### flow/run.sh
#!/bin/bash
# the make line also repeats each setting of config.mk as NAME=value (left out here)
make -C /OpenROAD-flow-scripts/flow DESIGN_CONFIG=/design/flow/config.mk WORK_HOME=/design/flow/orfs CLKGATE_MAP_FILE= finish
### flow/config.mk
export PLATFORM = sky130hd
export DESIGN_NAME = UART
export DESIGN_NICKNAME = UART
export VERILOG_FILES = /design/flow/design.v
export SDC_FILE = /design/flow/constraint.sdc
export NUM_CORES = 4
export LEC_CHECK = 0
export CAP_MARGIN = 20
export CORE_MARGIN = 2
export CORE_UTILIZATION = 72
export CTS_CLUSTER_DIAMETER = 103
export SLEW_MARGIN = 20
### flow/constraint.sdc
create_clock -name core_clock -period 2.73 [get_ports {CLK}]
set_input_delay 0.5460 -clock core_clock [delete_from_list [all_inputs] [get_ports {CLK}]]
set_output_delay 0.5460 -clock core_clock [all_outputs]
set_load 0.01 [all_outputs]
### flow/design.v
module UART_TX_CTRL
#(
    parameter [ 1:0] RDY       = 2'b01,
    parameter [ 1:0] LOAD      = 2'b10,
    parameter [ 1:0] SEND      = 2'b11,
    parameter [ 3:0] IDX_MAX   = 10,
    parameter [13:0] TMR_MAX   = 14'b10100010110000  
)
(
    input  wire       CLK,
    input  wire       rst,
    input  wire       send,
    input  wire [7:0] send_data,
    output wire       ready,
    output wire       UART_TX
);
reg         tx_bit;
reg  [ 1:0] tx_state;
reg  [ 9:0] tx_data;
reg  [ 3:0] index;
reg  [13:0] tx_tmr;
wire        bit_done;
always @(posedge CLK) begin : state_transition
    if (rst)
        tx_state <= RDY;
    else
    case (tx_state)
        RDY:
            if (send)
                tx_state <= LOAD;
        LOAD:
            tx_state <= SEND;
        SEND:
            if (bit_done) begin
                if (index == IDX_MAX)
                    tx_state <= RDY;
                else
                    tx_state <= LOAD;
            end
        default:  
            tx_state <= RDY;
    endcase
end
always @(posedge CLK) begin : timing
    if (rst || tx_state == RDY) begin
        tx_tmr <= 14'd0;
    end
    else begin
        if (bit_done)
            tx_tmr <= 14'd0;
        else
            tx_tmr <= tx_tmr + 1;
    end
end
always @(posedge CLK) begin : increment_index
    if (rst || tx_state == RDY)
        index <= 0;
    else if (tx_state == LOAD)
        index <= index + 1;
end
always @(posedge CLK) begin : data_latch
    if (send)
        tx_data <= {1'b1, send_data, 1'b0};
end
always @(posedge CLK) begin : bit0
    if (rst || tx_state == RDY)
        tx_bit <= 1'b1;
    else if (tx_state == LOAD)
        tx_bit <= tx_data[index];
end
assign bit_done = (tx_tmr == TMR_MAX)? 1 : 0;
assign UART_TX   = tx_bit;
assign ready     = (tx_state == RDY)? 1 : 0;
endmodule
module UART_RX_CTRL
#(
    parameter [ 2:0] WAIT_START  = 3'b001,
    parameter [ 2:0] STORE_START = 3'b010,
    parameter [ 2:0] STORE_DATA  = 3'b011,
    parameter [ 2:0] STORE_STOP  = 3'b100,
    parameter [ 2:0] STORE_LAST  = 3'b101,
    parameter [13:0] TMR_MAX     = 14'b10100010110000  
)(
    input  wire        CLK,
    input  wire        rst,
    input  wire        UART_RX,
    output reg  [ 7:0] recv_data,
    output wire        vald_data
);
reg  [ 2:0] rx_reg;
reg  [ 2:0] rx_state;
reg  [13:0] rx_tmr;
reg  [ 2:0] bit_count;
wire        sample_point;
wire        startbit_detected;
always @(posedge CLK) begin : rx_latch_n_shift
    if (rst)
        rx_reg <= 3'd0;
    else
        rx_reg <= {rx_reg[1:0], UART_RX};
end
function set_startbit_detected;
    input state, rx2, rx1;
    begin
        if (state==WAIT_START && rx2==1'b1 && rx1==1'b0)
            set_startbit_detected = 1'b1;
        else
            set_startbit_detected = 1'b0;
    end
endfunction
assign startbit_detected = set_startbit_detected(
                            rx_state,
                            rx_reg[2],
                            rx_reg[1]
                        );
always @(posedge CLK) begin : rx_timer
    if (rst) begin
        rx_tmr <= 14'd0;
    end
    else if (startbit_detected == 1'b1) begin
        rx_tmr <= 14'd0;
    end
    else begin
        if (rx_tmr == TMR_MAX)
            rx_tmr <= 14'd0;
        else
            rx_tmr <= rx_tmr + 14'd1;
    end
end
assign sample_point = (rx_tmr == 14'd0)? 1'b1 : 1'b0;
always @(posedge CLK) begin : state_transition_n_bit_count
    if (rst) begin
        rx_state  <= WAIT_START;
        bit_count <= 3'd0;
    end
    else
    case (rx_state)
        WAIT_START:
            if (startbit_detected == 1'b1) begin
                rx_state <= STORE_START;
                bit_count <= 3'd0;
            end
        STORE_START:
            if (sample_point == 1'b1) begin
                if (rx_reg[1] == 1'b0)
                    rx_state <= STORE_DATA;
                else  
                    rx_state <= WAIT_START;
            end
        STORE_DATA:
            if (sample_point == 1'b1) begin
                recv_data <= {rx_reg[1], recv_data[7:1]};
                if (bit_count == 3'd7)
                    rx_state <= STORE_STOP;
                else
                    bit_count <= bit_count + 3'd1;
            end
        STORE_STOP:
            if (sample_point == 1'b1) begin
                if (rx_reg[1] == 1'b1)
                    rx_state <= STORE_LAST;
                else  
                    rx_state <= WAIT_START;
            end
        STORE_LAST:
            rx_state <= WAIT_START;
        default:  
            rx_state <= WAIT_START;
    endcase
end
assign vald_data = (rx_state == STORE_LAST)? 1'b1 : 1'b0;
endmodule
module FIFO
#(
    parameter ADDR_WIDTH = 8,
    parameter DATA_WIDTH = 8
)
(
    input  wire                  CLK,
    input  wire                  rst,
    input  wire                  w_enable,
    input  wire                  r_enable,
    input  wire [DATA_WIDTH-1:0] w_data,
    output reg  [DATA_WIDTH-1:0] r_data,
    output reg  [ADDR_WIDTH:0]   count
);
reg [ADDR_WIDTH-1:0] w_addr;
reg [ADDR_WIDTH-1:0] r_addr;
reg [DATA_WIDTH-1:0] ram [2**ADDR_WIDTH-1:0];
always @(posedge CLK) begin : dpm
    if (w_enable)
        ram[w_addr] <= w_data;
    if (rst)
        r_data      <= 0;
    else if (r_enable)
        r_data      <= ram[r_addr];
end
always @(posedge CLK) begin : addr
    if (rst) begin
        w_addr <= 0;
        r_addr <= 0;
    end
    else begin
        if (w_enable)
            w_addr <= w_addr + 1'b1;
        if (r_enable)
            r_addr <= r_addr + 1'b1;
    end
end
always @(posedge CLK) begin : count_data
    if (rst)
        count <= 0;
    else
    case ({w_enable, r_enable})
        2'b00: count <= count;
        2'b01: count <= count - 1'b1;
        2'b10: count <= count + 1'b1;
        2'b11: count <= count;
    endcase
end
endmodule
module UART
#(
    parameter [ 2:0] WAIT_ACTI      = 3'b001,
    parameter [ 2:0] SEND_CHAR      = 3'b010,
    parameter [ 2:0] RDY            = 3'b011,
    parameter [ 2:0] WAIT_RDY       = 3'b100,
    parameter [ 3:0] BTN_STR_LEN    = 4'd8,
    parameter [ 1:0] PARROT_STR_LEN = 2'd3,
    parameter        BTN            = 1'b0,
    parameter        PARROT         = 1'b1,
    parameter [13:0] BAUD_TMR_MAX   = 14'd15  
)
(
    input  wire CLK,        
    input  wire rst,        
    input  wire btn_0,      
    output wire UART_TX,    
    input  wire UART_RX     
);
reg  [ 2:0] uart_state;
wire [ 7:0] btn_str        [ 7:0];
reg  [ 3:0] str_idx;
reg         send_mode;
reg         send_char;
wire        send;
reg  [ 7:0] send_data;
wire        ready;
assign send = send_char;
wire [ 7:0] recv_data;
wire        vald_data;
wire        w_enable;
wire        r_enable;
wire [ 7:0] r_data;
wire [ 8:0] count;
assign btn_str[0] = 8'h02;  
assign btn_str[1] = 8'h41;  
assign btn_str[2] = 8'h52;  
assign btn_str[3] = 8'h54;  
assign btn_str[4] = 8'h59;  
assign btn_str[5] = 8'h0D;  
assign btn_str[6] = 8'h0A;  
assign btn_str[7] = 8'h03;  
UART_TX_CTRL #(.TMR_MAX(BAUD_TMR_MAX)) uart_tx_ctrl (
    CLK,
    rst,
    send,
    send_data,
    ready,
    UART_TX
);
UART_RX_CTRL #(.TMR_MAX(BAUD_TMR_MAX)) uart_rx_ctrl (
    CLK,
    rst,
    UART_RX,
    recv_data,
    vald_data
);
assign w_enable = (vald_data == 1'b1 && count < 2**8);
assign r_enable = (count > 0 && uart_state == WAIT_ACTI)? 1 : 0;
FIFO fifo (
    CLK,
    rst,
    w_enable,
    r_enable,
    recv_data,  
    r_data,
    count
);
always @(posedge CLK) begin : state_transition
    if (rst) begin
        uart_state <= WAIT_ACTI;
        send_mode  <= BTN;
    end
    else
    case (uart_state)
        WAIT_ACTI:
            if (r_enable) begin
                uart_state <= SEND_CHAR;
                send_mode  <= PARROT;
            end
            else if (btn_0 == 1'b1) begin
                uart_state <= SEND_CHAR;
                send_mode  <= BTN;
            end
        SEND_CHAR:
            uart_state <= RDY;
        RDY:
            uart_state <= WAIT_RDY;
        WAIT_RDY:
            if (ready == 1'b1) begin
                case (send_mode)
                    PARROT: begin
                        uart_state <= WAIT_ACTI;
                    end
                    BTN: begin
                        if (str_idx == BTN_STR_LEN)
                            uart_state <= WAIT_ACTI;
                        else
                            uart_state <= SEND_CHAR;
                    end
                endcase
            end
        default:  
            uart_state <= WAIT_ACTI;
    endcase
end
always @(posedge CLK) begin : inc_idx
    if (rst || uart_state == WAIT_ACTI)
        str_idx <= 0;
    else if (uart_state == SEND_CHAR)
        str_idx <= str_idx + 1;
end
always @(posedge CLK) begin : char_load
    if (rst) begin
        send_char <= 1'b0;
        send_data <= 0;
    end
    else if (uart_state == SEND_CHAR) begin
        send_char <= 1'b1;
        if (send_mode == PARROT)
            send_data <= r_data;
        else if (send_mode == BTN)
            send_data <= btn_str[str_idx[2:0]];
    end
    else begin
        send_char <= 1'b0;
    end
end
endmodule
==> reports/metrics.cfg, run 1 <==
[place]
hpwl_um=145000
numPortBuffers=4
pre_cts_slack_ns=-0.525
gp_congestion=0.956
dp.cells=6250

[synthesis]
largest_area_cell=edfxtp_1
fp_nets=4244
synth_dominant_cell_count=edfxtp_1
syn_area_per_cell_um2=20.1
yosysCellCount=4213
synth-main-ff-cell=edfxtp_1
synth_cell_types=70
yosys.area.top_type_share=0.734
yosys.stat.seqShare=0.756
yosys_area_um2=84500
synth.area.mux_share=0.154
adder_share=0.00409
synthCells=4213
async_flop_share=0
xor_share=0.00456
synthTopLogicFamily=multiplexers
enable_flop_cells=2064
post_synth_ao_oa_area_fraction=0.0283
synthTopCellsByCount=2064 x edfxtp_1, 503 x mux4_2, 369 x nor2_1
ys_top_cells_by_area=edfxtp_1 73%, mux4_2 13%, dfxtp_1 2.3%
yosys_warnings=4
ys_sh_simple=0.0351
synth_area_um2=84500
synth_flop_count=2160

[final_timing]
timing.fmax_mhz=316
finalMaxSlewViolations=0
finalClockPeriodUsage=1.16
setup_viol=9
rsz0062_at_grt=true
finalHoldViolCount=0
min_period_ns=3.16
setup_ws_ns=-0.435
finalHoldWorstSlack_ns=0.220
worst_pin_slew_ns=1.02
fin_skew_ns=0.0390
slew_headroom=0.321

[run_status]
outcome=complete, but fails checks
checkFailReasons=negative setup slack

[pwr]
pwr_density_cell_nw_per_um2=844
p_total_mw=84.6
p_comb_frac=0.231
pg_comb_mw=19.6
p_seq_mw=36.3
power_frac_clock=0.340
p_int_mw=62.0
p_leak_nw=32.8
pwr-share-seq=0.429
swShare=0.267
pg_clk_mw=28.8
peakVddDrop_uv=1070
p_sw_mw=22.6
top_power_group=registers

[global_routing]
grt_util_all_layers=0.433
overflow=0
grt_max_degree=129
antenna_found_initial=14
grt_pass1_wl_um=362000
grt_pass1_vias=49900

[clock_network]
clock_path_buffers=3
cts.sinks=2160
cts_tree=done
htree_levels=4
root_buffer=clkbuf_16
clk_pin_slew_worst_paths_ns=0.07
postCtsHoldBufs=0
cts_buffers=201
clk_latency_ns=0.88

[drt]
drc_errors=0
drtPass1Iterations=10
routed_via_density=7.54
routed_wl_um=263000
first_iter_violations=9544
vias=50700
post_drt_wl_per_cell_um=39.1
ant_nets=0

[critical_path]
r2r_cells=9
critPathSlowestCell=mux4_2
endpoint=fifo.r_data[0]
required_ns=3.48
cpMostUsedCell=buf_4
critPathBufInv=3
crit_cells=9
slowest_delay_ns=0.53
path_delay_family=AND-OR/OR-AND gates
worst_r2r_endpoint=fifo.r_data[0]
end_kind=flip-flop
reg2reg_from=fifo.r_addr[0]
startpoint_type=flip-flop
critPathMaxFanout=8
cp-startpoint=fifo.r_addr[0]
crit_chain=buf_4, buf_12, buf_4, mux4_2, a221oi_1, o21ai_0, o211ai_1, nand4_1, a32o_1
worstPathArrival_ns=3.92
path_class=reg2reg
r2r_setup_slack_ns=-0.43

[floorplanning]
die_h_um=347
design.core.area_um2=116000
fp.dieW_um=347
rows=125
die_area_um2=120000
fp_util=0.727
pin_count=5

[final_layout]
seq_area_um2=63900
mi_logic_area_um2=19900
stdcell_count=6719
finalNetCount=5041
post-route-util=0.863
nFillCells=4439
area_delta_synth_final_pct=18.7

[worst_hold_path]
min_to=uart_rx_ctrl.rx_reg[1]
hold_path_class=in2reg
hold_depth=2
hp-start=rst

[job]
warning_count=57
cap_violations=0

==> what timing repair did <==
| item | 4_1_cts | 5_1_grt |
|---|---|---|
| endpoints found under the hold margin | 0 | 0 |
| resized | 145 | 67 |
| cloned | 10 | 2 |
| pin swaps | 43 | 35 |
| setup endpoints to repair | 12 | 17 |
| buffers inserted | 55 | 16 |
==> metal layers <==
metal  GRT usage  vias up  share of wire
met5     0.00320        -        0.00064
met4       0.262       20          0.078
met3       0.124     1264           0.15
met2       0.663     5429           0.47
met1       0.562    25100           0.31
li1            -    18900              -
==> stage by stage <==
step / area, um2 / setup TNS (ns)
after global placement: 91700 / -3.27
after floorplan: 84500 / -2729.84
final: 100000 / -2.70
after detailed placement: 91700 / -3.45
after CTS: 99800 / -1.27
after global routing: 100000 / -3.09
==> final cells by class <==
cell class / instances / share of cell area
repair buffers: 839 / 0.0781
inverters: 29 / 0.00116
clock inverters: 126 / 0.0126
clock buffers: 249 / 0.0531
well taps: 1524 / 0.0190
diodes: 13 / 0.000324
flip-flops and latches: 2160 / 0.637
multi-input cells: 1779 / 0.198
==> run 2: changes to the inputs <==
Settings changed: PLACE_DENSITY_LB_ADDON from default to 0.01, SETUP_SLACK_MARGIN from default to 0.81.
Clock period 2.73 ns to 2.77 ns, I/O delays scaled along.
==> run 2 against run 1 <==
Still fails the layout checks on negative setup slack. Via count increased by 1.1%. Clock power decreased by 1%. Setup slack got worse by 0.046 ns. Maximum frequency decreased by 2.7%. Design area increased by 2.3%. Area after synthesis unchanged. First-iteration DRC count increased by 2.7%. Synthesized cell count unchanged. Critical path type unchanged. Critical endpoint is now fifo.r_data[6]. Largest cell class unchanged. Highest routed layer unchanged.
==> reports/metrics.cfg, run 2 <==
[run_status]
outcome=complete, but fails checks
checkFailReasons=negative setup slack

[job]
cap_violations=0  ; unchanged
warning_count=74  ; +30%

[place]
gp_congestion=1.01  ; +5.7%
dp.cells=6220  ; -0.48%
placed_area_um2=91500  ; -0.17%
numPortBuffers=4  ; unchanged
pre_cts_slack_ns=-0.436  ; +0.0884 ns
hpwl_um=143000  ; -0.90%

[floorplanning]
rows=125  ; unchanged
die_h_um=347  ; unchanged
fp_util=0.727  ; unchanged
design.core.area_um2=116000  ; unchanged
pin_count=5  ; unchanged
die_area_um2=120000  ; unchanged
fp.dieW_um=347  ; unchanged

[critical_path]
slowest_delay_ns=0.66  ; +0.13 ns
reg2reg_from=fifo.r_addr[0]
required_ns=3.49  ; about the same
critPathMaxFanout=10  ; +2
cp-startpoint=fifo.r_addr[0]
worstPathArrival_ns=3.97  ; +0.05 ns
startpoint_type=flip-flop
worst_r2r_endpoint=fifo.r_data[6]
r2r_cells=11  ; +2
endpoint=fifo.r_data[6]
crit_cells=11  ; +2
r2r_setup_slack_ns=-0.48  ; -0.05 ns
path_delay_family=multiplexers
critPathSlowestCell=mux4_2
critPathBufInv=5  ; +2
path_class=reg2reg
crit_chain=buf_12, buf_4, buf_12, buf_4, buf_4, mux4_2, mux4_2, a21oi_1, a21oi_1, a21oi_1, o31ai_1
end_kind=flip-flop

[final_layout]
area_delta_synth_final_pct=21.4
nFillCells=4022  ; -9.4%
design_area_um2=103000  ; +2.3%
stdcell_count=6747  ; +0.42%
finalNetCount=5076  ; +0.69%

[clock_network]
root_buffer=clkbuf_16
cts_buffers=199  ; -1.0%
clk_latency_ns=0.88  ; about the same
postCtsHoldBufs=0  ; unchanged
clk_pin_slew_worst_paths_ns=0.08  ; about the same
cts.sinks=2160  ; unchanged
htree_levels=4  ; unchanged
clock_path_buffers=3  ; unchanged
cts_tree=done

[final_timing]
finalClockPeriodUsage=1.17  ; +0.0144
finalMaxSlewViolations=0  ; unchanged
fin_skew_ns=0.0501  ; +0.0110 ns
finalHoldViolCount=0  ; unchanged
timing.fmax_mhz=308  ; -2.7%
min_period_ns=3.25  ; +0.0862 ns
setup_viol=8  ; -1
slew_headroom=0.198  ; -0.123
finalHoldWorstSlack_ns=0.164  ; -0.0559 ns
worst_pin_slew_ns=1.20  ; +0.179 ns
setup_ws_ns=-0.481  ; -0.0462 ns
rsz0062_at_grt=true

[synthesis]
enable_flop_cells=2064  ; unchanged
synthTopCellsByCount=2064 x edfxtp_1, 503 x mux4_2, 369 x nor2_1
fp_nets=4244  ; unchanged
synthCells=4213  ; unchanged
synthTopLogicFamily=multiplexers
yosys_warnings=4  ; unchanged
synth_flop_count=2160  ; unchanged
yosysCellCount=4213  ; unchanged
synth.area.mux_share=0.154  ; unchanged
xor_share=0.00456  ; unchanged
syn_area_per_cell_um2=20.1  ; unchanged
largest_area_cell=edfxtp_1
synth-main-ff-cell=edfxtp_1
synth_cell_types=70  ; unchanged
synth_area_um2=84500  ; unchanged
ys_sh_simple=0.0351  ; unchanged
yosys.area.top_type_share=0.734  ; unchanged
ys_top_cells_by_area=edfxtp_1 73%, mux4_2 13%, dfxtp_1 2.3%
yosys_area_um2=84500  ; unchanged
synth_dominant_cell_count=edfxtp_1
yosys.stat.seqShare=0.756  ; unchanged
post_synth_ao_oa_area_fraction=0.0283  ; unchanged
adder_share=0.00409  ; unchanged
async_flop_share=0  ; unchanged

[pwr]
pg_clk_mw=28.4  ; -1%
pwr-share-seq=0.428  ; about the same
p_leak_nw=33.2  ; +1.4%
pwr_density_cell_nw_per_um2=815  ; -3.4%
peakVddDrop_uv=888  ; -17%
p_comb_frac=0.233  ; +0.002
p_int_mw=61.1  ; -1.5%
pg_comb_mw=19.5  ; about the same
p_sw_mw=22.5  ; -0.40%
swShare=0.269  ; +0.00216
p_total_mw=83.6  ; -1.2%
p_seq_mw=35.8  ; -1%
power_frac_clock=0.339  ; about the same
top_power_group=registers

[global_routing]
grt_pass1_wl_um=368000  ; +1.7%
grt_pass1_vias=50100  ; +0.58%
antenna_found_initial=16  ; +2
grt_max_degree=144  ; +12%
grt_util_all_layers=0.442  ; +0.00883
overflow=0  ; unchanged

[drt]
post_drt_wl_per_cell_um=40.4  ; +3.3%
ant_nets=0  ; unchanged
drc_errors=0  ; unchanged
routed_wl_um=273000  ; +3.7%
drtPass1Iterations=10  ; unchanged
first_iter_violations=9797  ; +2.7%
vias=51200  ; +1.1%
routed_via_density=7.59  ; +0.65%

[worst_hold_path]
min_to=fifo.w_addr[7]
hp-start=rst
hold_depth=2  ; unchanged
hold_path_class=in2reg

==> run 2: timing repair <==
item	4_1_cts	5_1_grt
gates cloned	15	3
pin swaps	108	51
endpoints found under the setup margin	2088	2116
setup buffers	80	50
resized	444	277
==> run 2: through the flow <==
stage / TNS, ns / utilization
2_1_floorplan: -2647.48 / -
3_3_place_gp: -2.78 / 0.788
3_5_place_dp: -2.62 / 0.788
4_1_cts: -0.648 / 0.869
5_1_grt: -3.27 / 0.882
6_report: -3.16 / 0.883
==> run 2: final cells by class <==
type | count | area, um2 | area share
Timing Repair Buffer | 876 | 9200 | 0.0897
Clock buffer | 235 | 5230 | 0.0510
Inverter | 29 | 114 | 0.00111
Multi-Input combinational cell | 1779 | 20900 | 0.203
Sequential cell | 2160 | 63900 | 0.623
Antenna cell | 17 | 42.5 | 0.000415
Clock inverter | 127 | 1310 | 0.0127
Tap cell | 1524 | 1910 | 0.0186
==> run 2: routing by layer <==
layer | track usage | part of all wire | up-vias
met5 | 0.00240 | 0.0012 | -
met4 | 0.286 | 0.087 | 20
met3 | 0.149 | 0.15 | 1448
met2 | 0.669 | 0.46 | 5466
met1 | 0.556 | 0.30 | 25300
li1 | - | - | 19000
==> run 3: changes to the inputs <==
Settings changed: CORE_UTILIZATION 72 to 64, CTS_CLUSTER_DIAMETER 103 to default, PLACE_DENSITY_LB_ADDON 0.01 to default, SETUP_SLACK_MARGIN 0.81 to -0.54.
Clock period 2.77 ns to 6.74 ns, I/O delays scaled along.
==> run 3 against run 2 <==
The run now finishes clean. Sequential share of layout area increased by 6.4 points. Register-to-register slack improved by 2.8 ns. Flip-flop count unchanged. Maximum frequency down 27%. Worst hold slack better by 0.27 ns. Design area fell by 9.3%. Highest routed layer unchanged.
==> reports/metrics.cfg, run 3 <==
[run_status]
outcome=no timing/DRC/antenna violations

[critical_path]
endpoint=fifo.r_data[4]
path_delay_family=simple AND/OR/NAND/NOR gates
critPathBufInv=1  ; -4
worst_r2r_endpoint=fifo.r_data[4]
cp-startpoint=fifo.r_addr[1]
reg2reg_from=fifo.r_addr[1]
cpMostUsedCell=nor3_1
r2r_setup_slack_ns=2.31  ; +2.79 ns
startpoint_type=flip-flop
crit_cells=8  ; -3
worstPathArrival_ns=5.15  ; +1.18 ns
slowest_delay_ns=0.86  ; +0.20 ns
critPathMaxFanout=47  ; +37
path_class=reg2reg
required_ns=7.46  ; +3.97 ns
end_kind=flip-flop
crit_chain=buf_4, mux4_2, a22oi_1, a21oi_1, or4_1, nor3_1, nor3_1, a211o_1
critPathSlowestCell=nor3_1
r2r_cells=8  ; -3

[global_routing]
grt_max_degree=233  ; +62%
grt_util_all_layers=0.328  ; -0.114
overflow=0  ; unchanged
antenna_found_initial=6  ; -10
grt_pass1_wl_um=313000  ; -15%
grt_pass1_vias=43000  ; -14%

[synthesis]
enable_flop_cells=2064  ; unchanged
ys_sh_simple=0.0351  ; unchanged
post_synth_ao_oa_area_fraction=0.0283  ; unchanged
synth_dominant_cell_count=edfxtp_1
xor_share=0.00456  ; unchanged
yosys_warnings=4  ; unchanged
fp_nets=4244  ; unchanged
syn_area_per_cell_um2=20.1  ; unchanged
yosys_area_um2=84500  ; unchanged
adder_share=0.00409  ; unchanged
largest_area_cell=edfxtp_1
yosysCellCount=4213  ; unchanged
synth.area.mux_share=0.154  ; unchanged
synthCells=4213  ; unchanged
synth-main-ff-cell=edfxtp_1
async_flop_share=0  ; unchanged
yosys.stat.seqShare=0.756  ; unchanged
synth_flop_count=2160  ; unchanged
yosys.area.top_type_share=0.734  ; unchanged
synthTopCellsByCount=2064 x edfxtp_1, 503 x mux4_2, 369 x nor2_1
synth_cell_types=70  ; unchanged
ys_top_cells_by_area=edfxtp_1 73%, mux4_2 13%, dfxtp_1 2.3%
synthTopLogicFamily=multiplexers
synth_area_um2=84500  ; unchanged

[floorplanning]
fp.dieW_um=367  ; +6.0%
die_area_um2=135000  ; +12%
design.core.area_um2=131000  ; +13%
die_h_um=367  ; +6.0%
fp_util=0.643  ; -0.0836
rows=133  ; +6.4%
pin_count=5  ; unchanged

[worst_hold_path]
hold_depth=0  ; -2
hold_path_class=reg2reg
min_to=uart_tx_ctrl.tx_data[4]
hp-start=send_data[3]

[pwr]
pg_clk_mw=11.3  ; -60%
power_frac_clock=0.359  ; +0.020
p_int_mw=23.6  ; -61%
p_sw_mw=7.94  ; -65%
top_power_group=registers
p_comb_frac=0.174  ; -0.059
pwr-share-seq=0.467  ; +0.039
p_seq_mw=14.7  ; -59%
pwr_density_cell_nw_per_um2=339  ; -58%
p_leak_nw=28.3  ; -15%
swShare=0.252  ; -0.0175
pg_comb_mw=5.49  ; -72%
peakVddDrop_uv=376  ; -58%

[place]
pre_cts_slack_ns=2.49  ; +2.93 ns
gp_congestion=0.960  ; -5.0%
numPortBuffers=4  ; unchanged
placed_area_um2=86300  ; -5.7%
hpwl_um=128000  ; -10%

[final_timing]
finalClockPeriodUsage=0.657  ; -0.517
setup_ws_ns=2.31  ; +2.79 ns
finalMaxSlewViolations=0  ; unchanged
fin_skew_ns=0.0277  ; -0.0224 ns
worst_pin_slew_ns=1.31  ; +0.113 ns
rsz0062_at_grt=false
finalHoldViolCount=0  ; unchanged
timing.fmax_mhz=226  ; -27%
min_period_ns=4.43  ; +1.18 ns
slew_headroom=0.126  ; -0.0727
setup_tns_ns=0  ; +3.16 ns
setup_viol=0  ; -8

[final_layout]
area_delta_synth_final_pct=10.1
finalNetCount=4300  ; -15%
design_area_um2=93000  ; -9.3%

[drt]
post_drt_wl_per_cell_um=35.1  ; -13%
routed_via_density=6.97  ; -8.2%
drtPass1Iterations=9  ; -1
drc_errors=0  ; unchanged
vias=43200  ; -16%
first_iter_violations=6226  ; -36%
routed_wl_um=217000  ; -20%
ant_nets=0  ; unchanged

[clock_network]
clock_path_buffers=3  ; unchanged
clk_pin_slew_worst_paths_ns=0.07  ; about the same
cts_setup_buffers=0  ; -100%
htree_levels=4  ; unchanged
clk_latency_ns=0.84  ; -0.04 ns
ctsResizeCount=0  ; -100%
cts_tree=done
cts_buffers=206  ; +3.5%
postCtsHoldBufs=0  ; unchanged
cts.sinks=2160  ; unchanged
root_buffer=clkbuf_16

[job]
warning_count=59  ; -20%
cap_violations=0  ; unchanged

run 3: area by class of cell:
type	instances	area [um2]
repair buffers	93	928
well taps	1755	2200
flip-flops and latches	2160	63900
inverters	29	111
fillers	7838	38300
clock inverters	127	1090
multi-input cells	1779	19200
diodes	3	7.51
clock buffers	256	5510
run 3: metal layers:
layer / vias to the layer above / GRT usage / wire, um
met3: 482 / 0.0685 / 22000
met5: - / 0 / 7
met2: 2640 / 0.501 / 102000
met1: 22700 / 0.480 / 84200
li1: 17400 / - / -
met4: 2 / 0.119 / 8740
run 3: metrics by stage:
step / std cells / hold slack [ns] / power, mW / utilization
2_1_floorplan: 4213 / 0.403 / 19.2 / -
3_3_place_gp: 5809 / 0.419 / 20.4 / 0.657
3_5_place_dp: 5811 / 0.415 / 20.5 / 0.657
4_1_cts: 6194 / 0.434 / 31.7 / 0.707
5_1_grt: 6199 / 0.446 / 32.4 / 0.708
6_report: 6202 / 0.431 / 31.6 / 0.708
==> run 4: changes to the inputs <==
Settings changed: CORE_UTILIZATION 64 to 72, CTS_CLUSTER_DIAMETER from default to 365, CTS_CLUSTER_SIZE from default to 22, PLACE_DENSITY_LB_ADDON from default to 0.01, SETUP_SLACK_MARGIN -0.54 to default.
Clock period 6.74 ns to 2.91 ns, I/O delays scaled along.
==> run 4 against run 3 <==
Now fails the layout checks on negative setup slack. Combinational power rose to 3.0 times the previous value. Critical path depth up 2. Total power up 110%. Global-route usage up 4.3 points. Highest routed layer unchanged.
==> reports/metrics.cfg, run 4 <==
[run_status]
outcome=complete, but fails checks
checkFailReasons=negative setup slack

[drt]
vias=45400  ; +5.1%
ant_nets=0  ; unchanged
drc_errors=0  ; unchanged
routed_wl_um=222000  ; +2.0%
routed_via_density=7.14  ; +2.4%
post_drt_wl_per_cell_um=34.8  ; -0.60%
drtPass1Iterations=7  ; -2
first_iter_violations=7787  ; +25%

[critical_path]
critPathBufInv=3  ; +2
path_delay_family=simple AND/OR/NAND/NOR gates
critPathSlowestCell=or4_1
end_kind=flip-flop
reg2reg_from=fifo.r_addr[0]
cp-startpoint=fifo.r_addr[0]
worstPathArrival_ns=3.68  ; -1.47 ns
worst_r2r_endpoint=fifo.r_data[4]
cpMostUsedCell=buf_12
endpoint=fifo.r_data[4]
startpoint_type=flip-flop
critPathMaxFanout=10  ; -79%
crit_chain=buf_12, buf_12, buf_12, mux4_2, a22oi_2, a21oi_4, or4_1, nor3_2, nor3_1, a211o_1
crit_cells=10  ; +2
slowest_delay_ns=0.56  ; -0.30 ns
r2r_setup_slack_ns=-0.12  ; -2.43 ns
r2r_cells=10  ; +2
required_ns=3.56  ; -3.90 ns
path_class=reg2reg

[synthesis]
largest_area_cell=edfxtp_1
yosys_area_um2=84500  ; unchanged
post_synth_ao_oa_area_fraction=0.0283  ; unchanged
yosys_warnings=4  ; unchanged
synth_dominant_cell_count=edfxtp_1
synth.area.mux_share=0.154  ; unchanged
yosys.stat.seqShare=0.756  ; unchanged
ys_top_cells_by_area=edfxtp_1 73%, mux4_2 13%, dfxtp_1 2.3%
synthCells=4213  ; unchanged
synthTopCellsByCount=2064 x edfxtp_1, 503 x mux4_2, 369 x nor2_1
syn_area_per_cell_um2=20.1  ; unchanged
async_flop_share=0  ; unchanged
synth_cell_types=70  ; unchanged
yosysCellCount=4213  ; unchanged
synthTopLogicFamily=multiplexers
ys_sh_simple=0.0351  ; unchanged
synth-main-ff-cell=edfxtp_1
enable_flop_cells=2064  ; unchanged
synth_area_um2=84500  ; unchanged
xor_share=0.00456  ; unchanged
fp_nets=4244  ; unchanged
adder_share=0.00409  ; unchanged
synth_flop_count=2160  ; unchanged
yosys.area.top_type_share=0.734  ; unchanged

[pwr]
p_sw_mw=17.4  ; +120%
p_seq_mw=33.9  ; +130%
peakVddDrop_uv=553  ; +47%
top_power_group=registers
pwr-share-seq=0.511  ; +0.044
p_int_mw=49.0  ; +110%
p_comb_frac=0.244  ; +0.070
power_frac_clock=0.245  ; -0.114
pg_comb_mw=16.2  ; +200%
swShare=0.262  ; +0.0106
pwr_density_cell_nw_per_um2=701  ; +110%
p_leak_nw=30.0  ; +5.9%
p_total_mw=66.4  ; +110%
pg_clk_mw=16.3  ; +44%

[clock_network]
clk_latency_ns=0.76  ; -0.08 ns
clock_path_buffers=3  ; unchanged
htree_levels=3  ; -1
clk_pin_slew_worst_paths_ns=0.10  ; +0.03 ns
cts_tree=done
cts_buffers=108  ; -48%
cts.sinks=2160  ; unchanged
root_buffer=clkbuf_16
postCtsHoldBufs=0  ; unchanged

[place]
dp.cells=6160  ; +6.0%
hpwl_um=142000  ; +10%
gp_congestion=1.03  ; +7.6%
pre_cts_slack_ns=-0.158  ; -2.65 ns
numPortBuffers=4  ; unchanged

[final_layout]
finalNetCount=4803  ; +12%
post-route-util=0.815  ; +0.107
nFillCells=5467  ; -30%
mi_logic_area_um2=19500  ; +1.3%
area_delta_synth_final_pct=12.1
stdcell_count=6362  ; +2.6%
seq_area_um2=63900  ; about the same

[floorplanning]
rows=125  ; -6.0%
fp.dieW_um=347  ; -5.7%
pin_count=5  ; unchanged
fp_util=0.727  ; +0.0836
die_h_um=347  ; -5.7%
die_area_um2=120000  ; -11%
design.core.area_um2=116000  ; -11%

[final_timing]
timing.fmax_mhz=330  ; +46%
min_period_ns=3.03  ; -1.40 ns
finalMaxSlewViolations=0  ; unchanged
setup_viol=5  ; +5
slew_headroom=0.391  ; +0.266
setup_ws_ns=-0.120  ; -2.43 ns
worst_pin_slew_ns=0.912  ; -0.400 ns
finalHoldViolCount=0  ; unchanged
fin_skew_ns=0.0368  ; +0.00918 ns
finalClockPeriodUsage=1.04  ; +0.384
rsz0062_at_grt=true

[global_routing]
overflow=0  ; unchanged
grt_pass1_wl_um=314000  ; +0.50%
grt_max_degree=154  ; -34%
grt_util_met3=0.0931  ; +0.0247
met1_usage=0.520  ; +0.0403
grt_util_all_layers=0.371  ; +0.0429
grt_pass1_vias=44800  ; +4.2%
antenna_found_initial=12  ; +6
top_usage_layer=met2
grtUsageMet2=0.568  ; +0.0675

[worst_hold_path]
min_to=fifo.r_addr[7]
hold_path_class=in2reg
hp-start=rst
hold_depth=2  ; +2

[job]
warning_count=73  ; +24%
cap_violations=0  ; unchanged

==> run 4: per-layer routing <==
layer  wire, um  vias up  part of all wire
li1           -    18300                 -
met1      76100    23200              0.34
met2     105000     3365              0.47
met3      29000      584              0.13
met4      11500       10             0.052
met5        100        -           0.00045
==> run 4: layout make-up <==
class / count / share of cell area
inverter: 29 / 0.00118
multi-input combinational: 1779 / 0.205
clock inverter: 8 / 0.00129
antenna: 7 / 0.000185
sequential: 2160 / 0.675
timing repair buffer: 694 / 0.0664
clock buffer: 161 / 0.0306
tap: 1524 / 0.0201
==> run 4: through the flow <==
stage | setup TNS (ns) | instance area, um2 | hold WS (ns)
after floorplan | -2359.31 | 84500 | 0.403
after global placement | -1.39 | 90900 | 0.416
after detailed placement | -3.70 | 90900 | 0.419
after CTS | -0.0148 | 94200 | 0.227
after global routing | -0.672 | 94700 | 0.242
final | -0.321 | 94700 | 0.271
==> run 4: what timing repair did <==
action	in CTS	in global routing
setup endpoints to repair	86	98
resized	36	70
buffers inserted	3	18
pin swaps	1	15
gates cloned	1	5
==> run 5: changes to the inputs <==
Settings changed: CAP_MARGIN 20 to 15, CTS_CLUSTER_DIAMETER 365 to 353, CTS_CLUSTER_SIZE 22 to default, PLACE_DENSITY_LB_ADDON 0.01 to default, SETUP_SLACK_MARGIN from default to -0.24.
Clock period 2.91 ns to 2.59 ns, I/O delays scaled along.
==> run 5 against run 4 <==
The layout still fails its checks (negative setup slack). Global-route usage grew 6.2 points. Worst hold slack got worse by 0.12 ns. Cell count is 6.4% higher. Register-to-register slack lost 0.46 ns. Clock skew decreased by 0.00087 ns. Setup slack got worse by 0.46 ns. Non-clock buffer count increased by 191. Via count is 11% higher. Total power increased by 33%. Maximum frequency decreased by 4.5%. Critical endpoint unchanged. Highest routed layer unchanged.
==> reports/metrics.cfg, run 5 <==
[pwr]
pwr_density_cell_nw_per_um2=880  ; +26%
p_leak_nw=32.9  ; +9.8%
p_sw_mw=23.8  ; +37%
top_power_group=registers
power_frac_clock=0.338  ; +0.093
pg_comb_mw=20.3  ; +25%
p_seq_mw=38.2  ; +13%
pwr-share-seq=0.432  ; -0.079
peakVddDrop_uv=1140  ; +110%
p_comb_frac=0.230  ; -0.014
swShare=0.269  ; +0.00652
p_int_mw=64.7  ; +32%
pg_clk_mw=29.9  ; +83%

[critical_path]
crit_chain=buf_12, buf_16, buf_4, buf_12, buf_4, mux4_2, a221oi_2, o21ai_1, a31oi_1, buf_4, nor3_1, a211o_1
cp-startpoint=fifo.r_addr[0]
r2r_setup_slack_ns=-0.58  ; -0.46 ns
startpoint_type=flip-flop
slowest_delay_ns=0.52  ; -0.04 ns
reg2reg_from=fifo.r_addr[0]
worstPathArrival_ns=3.92  ; +0.24 ns
r2r_cells=12  ; +2
endpoint=fifo.r_data[4]
cpMostUsedCell=buf_4
critPathMaxFanout=13  ; +3
critPathSlowestCell=mux4_2
crit_cells=12  ; +2
required_ns=3.34  ; -0.22 ns
path_delay_family=AND-OR/OR-AND gates
critPathBufInv=6  ; +3
end_kind=flip-flop
path_class=reg2reg
worst_r2r_endpoint=fifo.r_data[4]

[place]
dp.cells=6308  ; +2.4%
numPortBuffers=4  ; unchanged
placed_area_um2=92200  ; +1.4%
pre_cts_slack_ns=-0.946  ; -0.788 ns
gp_congestion=1.01  ; -2.1%
hpwl_um=148000  ; +4.4%

[final_timing]
setup_ws_ns=-0.583  ; -0.464 ns
fin_skew_ns=0.0360  ; -0.000872 ns
timing.fmax_mhz=315  ; -4.5%
finalMaxSlewViolations=0  ; unchanged
finalHoldViolCount=0  ; unchanged
slew_headroom=0.358  ; -0.0331
worst_pin_slew_ns=0.956  ; +0.0446 ns
min_period_ns=3.17  ; +0.144 ns
rsz0062_at_grt=true
finalClockPeriodUsage=1.23  ; +0.184
setup_viol=250  ; +245
setup_tns_ns=-19.56  ; -19.24 ns

[run_status]
outcome=complete, but fails checks
checkFailReasons=negative setup slack

[synthesis]
synth_dominant_cell_count=edfxtp_1
synthTopCellsByCount=2064 x edfxtp_1, 503 x mux4_2, 369 x nor2_1
yosys.area.top_type_share=0.734  ; unchanged
synth_area_um2=84500  ; unchanged
enable_flop_cells=2064  ; unchanged
adder_share=0.00409  ; unchanged
syn_area_per_cell_um2=20.1  ; unchanged
post_synth_ao_oa_area_fraction=0.0283  ; unchanged
async_flop_share=0  ; unchanged
ys_top_cells_by_area=edfxtp_1 73%, mux4_2 13%, dfxtp_1 2.3%
synth.area.mux_share=0.154  ; unchanged
synth_flop_count=2160  ; unchanged
synth_cell_types=70  ; unchanged
largest_area_cell=edfxtp_1
yosys_warnings=4  ; unchanged
yosysCellCount=4213  ; unchanged
yosys_area_um2=84500  ; unchanged
synth-main-ff-cell=edfxtp_1
synthCells=4213  ; unchanged
yosys.stat.seqShare=0.756  ; unchanged
ys_sh_simple=0.0351  ; unchanged
xor_share=0.00456  ; unchanged
synthTopLogicFamily=multiplexers
fp_nets=4244  ; unchanged

[clock_network]
clk_pin_slew_worst_paths_ns=0.07  ; -0.03 ns
htree_levels=4  ; +1
postCtsHoldBufs=0  ; unchanged
cts.sinks=2160  ; unchanged
root_buffer=clkbuf_16
cts_buffers=200  ; +85%
clock_path_buffers=3  ; unchanged
clk_latency_ns=0.87  ; +0.11 ns
cts_tree=done

[global_routing]
overflow=0  ; unchanged
grt_pass1_wl_um=363000  ; +15%
grt_util_all_layers=0.433  ; +0.0623
grt_max_degree=130  ; -16%
antenna_found_initial=5  ; -7
grt_pass1_vias=50300  ; +12%

[floorplanning]
die_area_um2=120000  ; unchanged
pin_count=5  ; unchanged
design.core.area_um2=116000  ; unchanged
die_h_um=347  ; unchanged
fp.dieW_um=347  ; unchanged
rows=125  ; unchanged
fp_util=0.727  ; unchanged

[job]
warning_count=62  ; -15%
cap_violations=0  ; unchanged

[worst_hold_path]
hold_depth=2  ; unchanged
hold_path_class=in2reg
min_to=fifo.r_addr[7]
hp-start=rst

[final_layout]
nFillCells=4464  ; -18%
area_delta_synth_final_pct=19.0
post-route-util=0.865  ; +0.0497
stdcell_count=6767  ; +6.4%
finalNetCount=5086  ; +5.9%
design_area_um2=101000  ; +6.1%

[drt]
ant_nets=0  ; unchanged
routed_via_density=7.46  ; +4.6%
drtPass1Iterations=12  ; +5
vias=50500  ; +11%
post_drt_wl_per_cell_um=38.8  ; +11%
drc_errors=0  ; unchanged
first_iter_violations=9984  ; +28%
routed_wl_um=262000  ; +18%

run 5: final cells by class:
cell class / instances / area (um2) / share of cell area
antenna: 11 / 27.5 / 0.000274
multi-input combinational: 1779 / 19900 / 0.198
clock inverter: 133 / 1250 / 0.0124
inverter: 29 / 111 / 0.00111
timing repair buffer: 885 / 8150 / 0.0811
tap: 1524 / 1910 / 0.0190
sequential: 2160 / 63900 / 0.636
clock buffer: 246 / 5270 / 0.0524
run 5: metrics by stage:
step                      power, mW  hold WS [ns]
after floorplan                49.9         0.403
after global placement         55.6         0.417
after detailed placement       55.9         0.421
after CTS                      86.6         0.117
after global routing           90.0         0.137
final                          88.5         0.154
run 5: routing by layer:
| layer | global-route usage | share of wire |
|---|---|---|
| met5 | 0.00280 | 0.00027 |
| met4 | 0.256 | 0.077 |
| met2 | 0.664 | 0.47 |
| met1 | 0.563 | 0.31 |
| met3 | 0.128 | 0.15 |
run 5: what timing repair did:
action,CTS,global route
gates resized,117,90
setup endpoints to repair,11,125
setup buffers,51,45
pin swaps,21,34
gates cloned,6,3
==> run 6: changes to the inputs <==
Settings changed: CAP_MARGIN 15 to 20, CORE_UTILIZATION 72 to 27, CTS_CLUSTER_DIAMETER 353 to default, SETUP_SLACK_MARGIN -0.24 to default.
Clock period 2.59 ns to 10.8 ns, I/O delays scaled along.
==> run 6 against run 5 <==
Now clean on timing, DRC and antenna. Design area fell by 4.3%. Clock power fell by 75%. Total power fell by 77%.
==> reports/metrics.cfg, run 6 <==
[synthesis]
yosys.stat.seqShare=0.756  ; unchanged
yosysCellCount=4213  ; unchanged
ys_sh_simple=0.0351  ; unchanged
post_synth_ao_oa_area_fraction=0.0283  ; unchanged
yosys_area_um2=84500  ; unchanged
ys_top_cells_by_area=edfxtp_1 73%, mux4_2 13%, dfxtp_1 2.3%
synthTopCellsByCount=2064 x edfxtp_1, 503 x mux4_2, 369 x nor2_1
synth_area_um2=84500  ; unchanged
enable_flop_cells=2064  ; unchanged
synth_dominant_cell_count=edfxtp_1
synthCells=4213  ; unchanged
fp_nets=4244  ; unchanged
synth_flop_count=2160  ; unchanged
synth-main-ff-cell=edfxtp_1
async_flop_share=0  ; unchanged
yosys.area.top_type_share=0.734  ; unchanged
xor_share=0.00456  ; unchanged
synthTopLogicFamily=multiplexers
adder_share=0.00409  ; unchanged
largest_area_cell=edfxtp_1
yosys_warnings=4  ; unchanged
synth_cell_types=70  ; unchanged
synth.area.mux_share=0.154  ; unchanged
syn_area_per_cell_um2=20.1  ; unchanged

[clock_network]
clock_path_buffers=3  ; unchanged
cts_tree=done
postCtsHoldBufs=0  ; unchanged
cts_setup_buffers=0  ; -100%
root_buffer=clkbuf_16
clk_latency_ns=0.88  ; about the same
ctsResizeCount=0  ; -100%
clk_pin_slew_worst_paths_ns=0.07  ; about the same
cts.sinks=2160  ; unchanged
cts_buffers=205  ; +2.5%
htree_levels=4  ; unchanged

[pwr]
power_frac_clock=0.370  ; +0.032
p_seq_mw=9.20  ; -76%
p_sw_mw=5.07  ; -79%
p_leak_nw=28.5  ; -13%
pwr_density_cell_nw_per_um2=208  ; -76%
swShare=0.254  ; -0.0151
top_power_group=registers
p_comb_frac=0.169  ; -0.061
pg_comb_mw=3.38  ; -83%
pwr-share-seq=0.461  ; +0.029
pg_clk_mw=7.38  ; -75%
p_total_mw=20.0  ; -77%
p_int_mw=14.9  ; -77%
peakVddDrop_uv=158  ; -86%

[critical_path]
endpoint=fifo.r_data[1]
r2r_cells=10  ; -2
crit_cells=10  ; -2
path_delay_family=buffers and inverters
slowest_delay_ns=0.73  ; +0.21 ns
crit_chain=buf_4, buf_12, buf_4, mux4_2, a22oi_1, nand3_1, a311oi_2, o211ai_1, nand4_1, o221ai_1
startpoint_type=flip-flop
critPathMaxFanout=114  ; +101
worst_r2r_endpoint=fifo.r_data[1]
r2r_setup_slack_ns=5.90  ; +6.48 ns
reg2reg_from=fifo.r_addr[1]
cpMostUsedCell=buf_4
worstPathArrival_ns=5.65  ; +1.73 ns
critPathSlowestCell=buf_4
path_class=reg2reg
required_ns=11.55  ; +8.21 ns
end_kind=flip-flop
critPathBufInv=3  ; -3
cp-startpoint=fifo.r_addr[1]

[drt]
vias=42400  ; -16%
first_iter_violations=5181  ; -48%
drtPass1Iterations=6  ; -6
drc_errors=0  ; unchanged
ant_nets=0  ; unchanged
routed_wl_um=217000  ; -17%
routed_via_density=4.93  ; -34%
post_drt_wl_per_cell_um=25.3  ; -35%

[worst_hold_path]
min_to=uart_tx_ctrl.tx_data[1]
hp-start=send_data[0]
hold_path_class=reg2reg
hold_depth=0  ; -2

[global_routing]
grt_util_all_layers=0.135  ; -0.299
grt_max_degree=219  ; +68%
grt_pass1_wl_um=312000  ; -14%
antenna_found_initial=5  ; unchanged
grt_pass1_vias=42000  ; -16%
overflow=0  ; unchanged

[final_timing]
setup_ws_ns=5.90  ; +6.48 ns
slew_headroom=0.265  ; -0.0932
finalClockPeriodUsage=0.454  ; -0.771
setup_tns_ns=0  ; +19.56 ns
finalMaxSlewViolations=0  ; unchanged
finalHoldWorstSlack_ns=0.382  ; +0.228 ns
setup_viol=0  ; -100%
finalHoldViolCount=0  ; unchanged
timing.fmax_mhz=204  ; -35%
rsz0062_at_grt=false
fin_skew_ns=0.0960  ; +0.0601 ns
min_period_ns=4.90  ; +1.73 ns
worst_pin_slew_ns=1.10  ; +0.143 ns

[final_layout]
stdcell_count=8594  ; +27%
area_delta_synth_final_pct=13.9
mi_logic_area_um2=19200  ; -3.7%
nFillCells=29800  ; +570%
finalNetCount=4308  ; -15%
seq_area_um2=63900  ; unchanged

[place]
gp_congestion=0.865  ; -15%
numPortBuffers=4  ; unchanged
dp.cells=8209  ; +30%
pre_cts_slack_ns=5.89  ; +6.84 ns
hpwl_um=129000  ; -13%

[floorplanning]
die_h_um=563  ; +63%
rows=205  ; +64%
fp.dieW_um=563  ; +63%
pin_count=5  ; unchanged
die_area_um2=317000  ; +160%
design.core.area_um2=312000  ; +170%
fp_util=0.271  ; -0.456

[job]
warning_count=57  ; -8.1%
cap_violations=0  ; unchanged

[run_status]
outcome=no timing/DRC/antenna violations

run 6: layout make-up:
class | instances | share of cell area
well taps | 4140 | 0.0538
inverters | 29 | 0.00116
multi-input cells | 1779 | 0.199
repair buffers | 102 | 0.00913
flip-flops and latches | 2160 | 0.664
clock buffers | 261 | 0.0567
diodes | 2 | 0.0000520
clock inverters | 121 | 0.0156
run 6: metrics by stage:
stage | utilization | cell area (um2)
final | 0.309 | 96200
after global routing | 0.309 | 96200
after CTS | 0.309 | 96200
after detailed placement | 0.286 | 89200
after global placement | 0.286 | 89200
after floorplan | - | 84500
run 6: metal layers:
layer	share of wire	routed length, um	global-route usage	up-vias
met3	0.082	17900	0.0269	336
met1	0.42	90600	0.185	22800
met5	0	0	0	-
met4	0.028	6150	0.0414	0
li1	-	-	-	17400
met2	0.47	103000	0.214	1880
==> run 7: changes to the inputs <==
Settings changed: CORE_ASPECT_RATIO from default to 1.75, CORE_UTILIZATION 27 to 72, CTS_CLUSTER_DIAMETER from default to 365, CTS_CLUSTER_SIZE from default to 22, HOLD_SLACK_MARGIN from default to 0.3, PLACE_DENSITY_LB_ADDON from default to 0.01, SETUP_SLACK_MARGIN from default to 0.83.
Clock period 10.8 ns to 2.91 ns, I/O delays scaled along.
==> run 7 against run 6 <==
Clock power is 120% higher. Via count up 13%. Synthesized cell count unchanged. The layout now fails its checks (negative setup slack). Sequential share of layout area decreased by 1.8 points. Clock skew fell by 0.050 ns. Routed wire length grew 16%. Largest power group unchanged. Global-route usage up 28 points. Critical path type unchanged. Worst hold slack worse by 0.032 ns. Total power grew to 3.4 times the previous value. Flip-flop count unchanged. Utilization grew 54 points. Critical path depth shrank 3.
==> reports/metrics.cfg, run 7 <==
[final_timing]
slew_headroom=0.230  ; -0.0353
timing.fmax_mhz=306  ; +50%
setup_ws_ns=-0.355  ; -6.25 ns
fin_skew_ns=0.0458  ; -0.0503 ns
finalClockPeriodUsage=1.12  ; +0.668
rsz0062_at_grt=true
worst_pin_slew_ns=1.16  ; +0.0560 ns
finalMaxSlewViolations=0  ; unchanged
setup_tns_ns=-0.804  ; -0.804 ns
setup_viol=8  ; +8
finalHoldViolCount=0  ; unchanged
min_period_ns=3.26  ; -1.64 ns

[pwr]
top_power_group=registers
peakVddDrop_uv=734  ; +360%
p_int_mw=50.1  ; +240%
pwr_density_cell_nw_per_um2=691  ; +230%
p_seq_mw=34.0  ; +270%
swShare=0.266  ; +0.0127
power_frac_clock=0.240  ; -0.130
p_comb_frac=0.263  ; +0.094
p_sw_mw=18.2  ; +260%
pg_comb_mw=18.0  ; +430%
p_total_mw=68.4  ; +240%
p_leak_nw=31.5  ; +11%
pwr-share-seq=0.497  ; +0.036
pg_clk_mw=16.4  ; +120%

[synthesis]
ys_sh_simple=0.0351  ; unchanged
enable_flop_cells=2064  ; unchanged
yosysCellCount=4213  ; unchanged
synthTopLogicFamily=multiplexers
syn_area_per_cell_um2=20.1  ; unchanged
synth_area_um2=84500  ; unchanged
yosys.stat.seqShare=0.756  ; unchanged
synth-main-ff-cell=edfxtp_1
synth_flop_count=2160  ; unchanged
ys_top_cells_by_area=edfxtp_1 73%, mux4_2 13%, dfxtp_1 2.3%
synthTopCellsByCount=2064 x edfxtp_1, 503 x mux4_2, 369 x nor2_1
synth_dominant_cell_count=edfxtp_1
xor_share=0.00456  ; unchanged
yosys_warnings=4  ; unchanged
yosys.area.top_type_share=0.734  ; unchanged
largest_area_cell=edfxtp_1
synthCells=4213  ; unchanged
yosys_area_um2=84500  ; unchanged
fp_nets=4244  ; unchanged
async_flop_share=0  ; unchanged
post_synth_ao_oa_area_fraction=0.0283  ; unchanged
adder_share=0.00409  ; unchanged
synth.area.mux_share=0.154  ; unchanged
synth_cell_types=70  ; unchanged

[critical_path]
required_ns=3.63  ; -7.92 ns
reg2reg_from=fifo.r_addr[4]
cp-startpoint=fifo.r_addr[4]
path_class=reg2reg
r2r_setup_slack_ns=-0.35  ; -6.25 ns
slowest_delay_ns=1.20  ; +0.47 ns
r2r_cells=7  ; -3
endpoint=fifo.r_data[4]
critPathSlowestCell=a21oi_1
critPathMaxFanout=26  ; -77%
end_kind=flip-flop
crit_chain=clkinv_1, buf_12, nand2_1, a21oi_1, nor3_4, nor3_1, a211o_1
worst_r2r_endpoint=fifo.r_data[4]
crit_cells=7  ; -3
startpoint_type=flip-flop
critPathBufInv=2  ; -1
worstPathArrival_ns=3.98  ; -1.67 ns
path_delay_family=AND-OR/OR-AND gates

[run_status]
checkFailReasons=negative setup slack
outcome=complete, but fails checks

[worst_hold_path]
min_to=uart_rx_ctrl.rx_reg[0]
hold_depth=2  ; +2
hp-start=UART_RX
hold_path_class=in2reg

[final_layout]
stdcell_count=6521  ; -24%
design_area_um2=98900  ; +2.8%
post-route-util=0.847  ; +0.539
finalNetCount=4970  ; +15%
area_delta_synth_final_pct=17.1
mi_logic_area_um2=20700  ; +8.0%
seq_area_um2=63900  ; about the same
nFillCells=4878  ; -84%

[floorplanning]
fp.dieW_um=263  ; -53%
design.core.area_um2=117000  ; -63%
die_h_um=457  ; -19%
die_area_um2=120000  ; -62%
rows=166  ; -19%
fp_util=0.724  ; +0.453
pin_count=5  ; unchanged

[drt]
vias=48100  ; +13%
post_drt_wl_per_cell_um=38.6  ; +53%
routed_wl_um=252000  ; +16%
first_iter_violations=7500  ; +45%
routed_via_density=7.38  ; +50%
drtPass1Iterations=6  ; unchanged
drc_errors=0  ; unchanged
ant_nets=0  ; unchanged

[clock_network]
clk_pin_slew_worst_paths_ns=0.10  ; +0.03 ns
root_buffer=clkbuf_16
htree_levels=3  ; -1
cts_tree=done
clock_path_buffers=3  ; unchanged
cts.sinks=2160  ; unchanged
clk_latency_ns=0.79  ; -0.09 ns
cts_buffers=108  ; -47%

[job]
warning_count=52  ; -8.8%
cap_violations=0  ; unchanged

[global_routing]
grt_pass1_vias=47800  ; +14%
antenna_found_initial=18  ; +13
grt_max_degree=149  ; -32%
grt_util_all_layers=0.411  ; +0.277
grt_pass1_wl_um=342000  ; +9.5%
overflow=0  ; unchanged

[place]
hpwl_um=150000  ; +16%
dp.cells=6176  ; -25%
placed_area_um2=91400  ; +2.5%
numPortBuffers=4  ; unchanged
gp_congestion=0.950  ; +9.8%

## run 7: area by class of cell
class	count	area share
Sequential cell	2160	0.646
Multi-Input combinational cell	1779	0.209
Timing Repair Buffer	861	0.0936
Clock buffer	167	0.0302
Tap cell	1512	0.0191
Inverter	29	0.00116
Clock inverter	2	0.000291
Antenna cell	11	0.000278
## run 7: metal layers
metal / vias up / global-route usage / routed length (um) / share of wire
met2: 4046 / 0.667 / 122000 / 0.48
met3: 1252 / 0.0915 / 30900 / 0.12
li1: 18600 / - / - / -
met1: 24200 / 0.477 / 71700 / 0.28
met4: 16 / 0.330 / 27200 / 0.11
met5: - / 0 / 102 / 0.00041
## run 7: stage by stage
step | worst slack (ns) | hold WS [ns]
5_1_grt | -0.146 | 0.378
2_1_floorplan | -1.15 | 0.403
6_report | -0.355 | 0.349
3_5_place_dp | -0.292 | 0.414
4_1_cts | 0.0484 | 0.337
3_3_place_gp | -0.312 | 0.410
## run 7: what timing repair did
item                                    4_1_cts  5_1_grt
endpoints found under the setup margin     2057     2086
setup buffers                                81       57
resized                                     247      376
gates cloned                                 18        8
pin swaps                                    55       95
hold buffers                                  1        0
hold endpoints to repair                      5        0
==> run 8: changes to the inputs <==
Settings changed: CORE_ASPECT_RATIO 1.75 to default, CORE_UTILIZATION 72 to 40, CTS_CLUSTER_DIAMETER 365 to default, CTS_CLUSTER_SIZE 22 to default, HOLD_SLACK_MARGIN 0.3 to default, PLACE_DENSITY_LB_ADDON 0.01 to default, SETUP_SLACK_MARGIN 0.83 to -0.16.
Clock period 2.91 ns to 4.66 ns, I/O delays scaled along.
==> run 8 against run 7 <==
The run now finishes clean. Critical path depth is 2 higher. Sequential share of layout area up 1.9 points. First-iteration DRC count is 25% lower. Via count down 11%. Worst hold slack improved by 0.077 ns. Clock power up 5%. Sequential power down 37%. Design area down 2.8%. Cell count is 14% higher. Clock-buffer cell count up 86. Flip-flop count is the same. Global-route usage decreased by 21 points. Critical endpoint is now fifo.r_data[5]. Highest routed layer unchanged.
==> reports/metrics.cfg, run 8 <==
[final_timing]
timing.fmax_mhz=249  ; -19%
fin_skew_ns=0.0574  ; +0.0116 ns
finalClockPeriodUsage=0.860  ; -0.262
finalMaxSlewViolations=0  ; unchanged
worst_pin_slew_ns=1.17  ; +0.0146 ns
setup_viol=0  ; -8
slew_headroom=0.218  ; -0.0114
setup_tns_ns=0  ; +0.804 ns
finalHoldViolCount=0  ; unchanged
rsz0062_at_grt=false
min_period_ns=4.01  ; +0.744 ns

[place]
gp_congestion=0.876  ; -7.8%
numPortBuffers=4  ; unchanged
placed_area_um2=89100  ; -2.5%
hpwl_um=138000  ; -7.7%

[pwr]
peakVddDrop_uv=332  ; -55%
pg_comb_mw=8.36  ; -54%
p_comb_frac=0.178  ; -0.085
pwr_density_cell_nw_per_um2=488  ; -29%
pg_clk_mw=17.2  ; +5%
power_frac_clock=0.366  ; +0.126
p_leak_nw=29.5  ; -6.5%
p_sw_mw=12.1  ; -34%
top_power_group=registers
swShare=0.257  ; -0.00953
p_int_mw=34.9  ; -30%
pwr-share-seq=0.456  ; -0.041
p_seq_mw=21.4  ; -37%

[synthesis]
adder_share=0.00409  ; unchanged
synth_area_um2=84500  ; unchanged
yosysCellCount=4213  ; unchanged
fp_nets=4244  ; unchanged
yosys.area.top_type_share=0.734  ; unchanged
syn_area_per_cell_um2=20.1  ; unchanged
synth-main-ff-cell=edfxtp_1
synth_flop_count=2160  ; unchanged
synth.area.mux_share=0.154  ; unchanged
synthTopLogicFamily=multiplexers
ys_top_cells_by_area=edfxtp_1 73%, mux4_2 13%, dfxtp_1 2.3%
synthTopCellsByCount=2064 x edfxtp_1, 503 x mux4_2, 369 x nor2_1
yosys_area_um2=84500  ; unchanged
synthCells=4213  ; unchanged
yosys_warnings=4  ; unchanged
synth_dominant_cell_count=edfxtp_1
xor_share=0.00456  ; unchanged
largest_area_cell=edfxtp_1
enable_flop_cells=2064  ; unchanged
ys_sh_simple=0.0351  ; unchanged
async_flop_share=0  ; unchanged
synth_cell_types=70  ; unchanged
post_synth_ao_oa_area_fraction=0.0283  ; unchanged
yosys.stat.seqShare=0.756  ; unchanged

[critical_path]
critPathMaxFanout=42  ; +62%
reg2reg_from=fifo.r_addr[1]
r2r_cells=9  ; +2
end_kind=flip-flop
startpoint_type=flip-flop
cp-startpoint=fifo.r_addr[1]
path_class=reg2reg
critPathSlowestCell=dfxtp_4
crit_cells=9  ; +2
required_ns=5.41  ; +1.78 ns
crit_chain=buf_12, buf_12, buf_4, mux4_2, mux2i_1, o22ai_1, a2111oi_0, buf_4, o32ai_1
critPathBufInv=4  ; +2
path_delay_family=buffers and inverters
slowest_delay_ns=1.00  ; -0.20 ns
endpoint=fifo.r_data[5]
worstPathArrival_ns=4.76  ; +0.78 ns
r2r_setup_slack_ns=0.65  ; +1.01 ns
worst_r2r_endpoint=fifo.r_data[5]

[global_routing]
overflow=0  ; unchanged
grt_pass1_vias=42500  ; -11%
antenna_found_initial=7  ; -11
grt_util_met3=0.0401  ; -0.0514
grt_util_all_layers=0.206  ; -0.205
met1_usage=0.289  ; -0.188
grtUsageMet2=0.327  ; -0.341
grt_max_degree=218  ; +46%
top_usage_layer=met2
grt_pass1_wl_um=319000  ; -6.7%

[drt]
vias=43100  ; -11%
n_antenna_cell=0  ; -11
drtPass1Iterations=8  ; +2
drc_errors=0  ; unchanged
first_iter_violations=5658  ; -25%
routed_via_density=5.78  ; -22%
post_drt_wl_per_cell_um=30.0  ; -22%
routed_wl_um=223000  ; -11%
ant_nets=0  ; unchanged

[clock_network]
root_buffer=clkbuf_16
ctsResizeCount=0  ; -100%
cts_buffers=216  ; +100%
postCtsHoldBufs=0  ; -1
clock_path_buffers=3  ; unchanged
cts_setup_buffers=0  ; -100%
htree_levels=4  ; +1
clk_latency_ns=0.89  ; +0.10 ns
cts.sinks=2160  ; unchanged
clk_pin_slew_worst_paths_ns=0.06  ; -0.04 ns
cts_tree=done

[floorplanning]
pin_count=5  ; unchanged
fp.dieW_um=464  ; +76%
die_area_um2=215000  ; +79%
design.core.area_um2=210000  ; +80%
die_h_um=464  ; +1.4%
rows=168  ; +1.2%
fp_util=0.403  ; -0.321

[job]
warning_count=56  ; +7.7%
cap_violations=0  ; unchanged

[final_layout]
finalNetCount=4489  ; -9.7%
design_area_um2=96100  ; -2.8%
area_delta_synth_final_pct=13.8

[run_status]
outcome=no timing/DRC/antenna violations

[worst_hold_path]
hold_depth=0  ; -2
hold_path_class=reg2reg
hp-start=send_data[3]
min_to=uart_tx_ctrl.tx_data[4]

[run 8: cell type report]
cell class | count | area, um2
clock buffer | 253 | 5620
timing repair buffer | 272 | 2410
tap | 2805 | 3510
fill | 17700 | 114000
clock inverter | 148 | 1390
multi-input combinational | 1779 | 19200
inverter | 29 | 111
sequential | 2160 | 63900
[run 8: metal layers]
metal | part of all wire | vias up
met5 | 0.00019 | -
met4 | 0.030 | 6
met3 | 0.080 | 348
met2 | 0.48 | 1874
met1 | 0.41 | 23100
li1 | - | 17800
[run 8: through the flow]
stage / instances / util / hold slack [ns] / worst slack, ns / total power, mW
after global placement: 7045 / 0.425 / 0.423 / 0.717 / 30.2
after floorplan: 4213 / - / 0.403 / 0.600 / 27.7
after global routing: 7446 / 0.458 / 0.444 / 0.548 / 48.4
after CTS: 7446 / 0.458 / 0.404 / 0.686 / 47.3
after detailed placement: 7045 / 0.425 / 0.428 / 0.688 / 30.2
final: 7446 / 0.458 / 0.426 / 0.651 / 46.9
==> run 9: changes to the inputs <==
Settings changed: CAP_MARGIN 20 to 40, CELL_PAD_IN_SITES_DETAIL_PLACEMENT from default to 0, CORE_ASPECT_RATIO from default to 1.34, CORE_MARGIN 2 to 7, CORE_UTILIZATION 40 to 45, CTS_CLUSTER_DIAMETER from default to 205, GPL_ROUTABILITY_DRIVEN from default to 0, PLACE_DENSITY_LB_ADDON from default to 0.3, SETUP_SLACK_MARGIN -0.16 to -0.67.
Clock period 4.66 ns to 10.0 ns, I/O delays scaled along.
==> run 9 against run 8 <==
Largest power group unchanged. Sequential share of layout area grew 0.80 points. Clock-buffer cell count decreased by 9. Register-to-register slack improved by 4.4 ns. Clock skew fell by 0.015 ns. Global-route usage rose by 1.0 points. Sequential power fell by 53%. Still clean. Highest routed layer unchanged. Critical path type unchanged. Total power shrank 56%. Cell count fell by 4.6%. Critical path depth did not move. Worst hold slack gained 0.011 ns. Die area fell by 6.8%. Combinational power is 56% lower.
==> reports/metrics.cfg, run 9 <==
[run_status]
outcome=no timing/DRC/antenna violations

[floorplanning]
die_area_um2=200000  ; -6.8%
design.core.area_um2=186000  ; -11%
fp.dieW_um=388  ; -16%
rows=183  ; +8.9%
fp_util=0.454  ; +0.0517
pin_count=5  ; unchanged

[synthesis]
yosys_area_um2=84500  ; unchanged
fp_nets=4244  ; unchanged
synth_dominant_cell_count=edfxtp_1
synthCells=4213  ; unchanged
yosys.area.top_type_share=0.734  ; unchanged
synth_area_um2=84500  ; unchanged
adder_share=0.00409  ; unchanged
largest_area_cell=edfxtp_1
post_synth_ao_oa_area_fraction=0.0283  ; unchanged
yosysCellCount=4213  ; unchanged
synth_flop_count=2160  ; unchanged
synthTopCellsByCount=2064 x edfxtp_1, 503 x mux4_2, 369 x nor2_1
synth.area.mux_share=0.154  ; unchanged
enable_flop_cells=2064  ; unchanged
xor_share=0.00456  ; unchanged
async_flop_share=0  ; unchanged
ys_sh_simple=0.0351  ; unchanged
synthTopLogicFamily=multiplexers
yosys_warnings=4  ; unchanged
synth_cell_types=70  ; unchanged

[drt]
routed_wl_um=221000  ; -1.2%
drc_errors=0  ; unchanged
routed_via_density=6.04  ; +4.4%
vias=42900  ; -0.45%
ant_nets=0  ; unchanged
post_drt_wl_per_cell_um=31.1  ; +3.6%
drtPass1Iterations=6  ; -2
first_iter_violations=5157  ; -8.9%

[final_timing]
slew_headroom=0.308  ; +0.0896
setup_tns_ns=0  ; unchanged
worst_pin_slew_ns=1.04  ; -0.132 ns
setup_viol=0  ; unchanged
finalClockPeriodUsage=0.490  ; -0.370
finalMaxSlewViolations=0  ; unchanged
finalHoldWorstSlack_ns=0.437  ; +0.0111 ns
timing.fmax_mhz=204  ; -18%
rsz0062_at_grt=false
setup_ws_ns=5.10  ; +4.44 ns
min_period_ns=4.90  ; +0.896 ns

[worst_hold_path]
hp-start=uart_state[3]
hold_depth=2  ; +2
hold_path_class=reg2reg

[critical_path]
required_ns=10.72  ; +5.31 ns
endpoint=fifo.r_data[3]
startpoint_type=flip-flop
cp-startpoint=fifo.r_addr[1]
critPathSlowestCell=dfxtp_4
end_kind=flip-flop
crit_cells=9  ; unchanged
path_class=reg2reg
worst_r2r_endpoint=fifo.r_data[3]
slowest_delay_ns=0.91  ; -0.09 ns
path_delay_family=buffers and inverters
r2r_cells=9  ; unchanged
critPathBufInv=2  ; -2
reg2reg_from=fifo.r_addr[1]
critPathMaxFanout=110  ; +160%
r2r_setup_slack_ns=5.10  ; +4.44 ns

[clock_network]
clk_pin_slew_worst_paths_ns=0.07  ; about the same
cts.sinks=2160  ; unchanged
htree_levels=4  ; unchanged
clk_latency_ns=0.83  ; -0.06 ns
clock_path_buffers=3  ; unchanged
root_buffer=clkbuf_16
postCtsHoldBufs=0  ; unchanged
cts_tree=done
cts_setup_buffers=0  ; unchanged
cts_buffers=194  ; -10%
ctsResizeCount=0  ; unchanged

[final_layout]
finalNetCount=4476  ; -0.29%
design_area_um2=95000  ; -1.2%
area_delta_synth_final_pct=12.4

[global_routing]
grt_util_all_layers=0.216  ; +0.0100
grt_pass1_wl_um=314000  ; -1.4%
overflow=0  ; unchanged
grt_max_degree=173  ; -21%
grt_pass1_vias=43200  ; +1.7%
antenna_found_initial=5  ; -2

[pwr]
pg_comb_mw=3.64  ; -56%
p_total_mw=20.9  ; -56%
swShare=0.252  ; -0.00495
pwr-share-seq=0.478  ; +0.022
p_leak_nw=29.2  ; -1.0%
p_seq_mw=9.97  ; -53%
pwr_density_cell_nw_per_um2=220  ; -55%
power_frac_clock=0.348  ; -0.018
p_comb_frac=0.174  ; -0.004
top_power_group=registers
peakVddDrop_uv=247  ; -25%

[place]
numPortBuffers=4  ; unchanged
hpwl_um=137000  ; -1.2%
pre_cts_slack_ns=5.01  ; +4.32 ns
placed_area_um2=88200  ; -1.0%

[job]
warning_count=50  ; -11%
cap_violations=0  ; unchanged

## run 9: routing by layer
metal / up-vias / global-route usage / routed length (um)
met5: - / 0 / 14
met4: 2 / 0.104 / 12000
met3: 439 / 0.0334 / 16400
met2: 1973 / 0.368 / 111000
met1: 22700 / 0.272 / 81500
li1: 17700 / - / -
## run 9: layout make-up
type / instances / area, um2
clock buffer: 244 / 5240
timing repair buffer: 281 / 2550
clock inverter: 107 / 853
inverter: 29 / 111
fill: 14700 / 91000
tap: 2497 / 3120
multi-input combinational: 1779 / 19200
sequential: 2160 / 63900
antenna: 4 / 10.0
## run 9: through the flow
step,cells,util
after floorplan,4213,-
after global placement,6569,0.469
after detailed placement,6670,0.474
after CTS,7021,0.507
after global routing,7098,0.511
final,7101,0.511
Power and IR drop assume default switching activity.
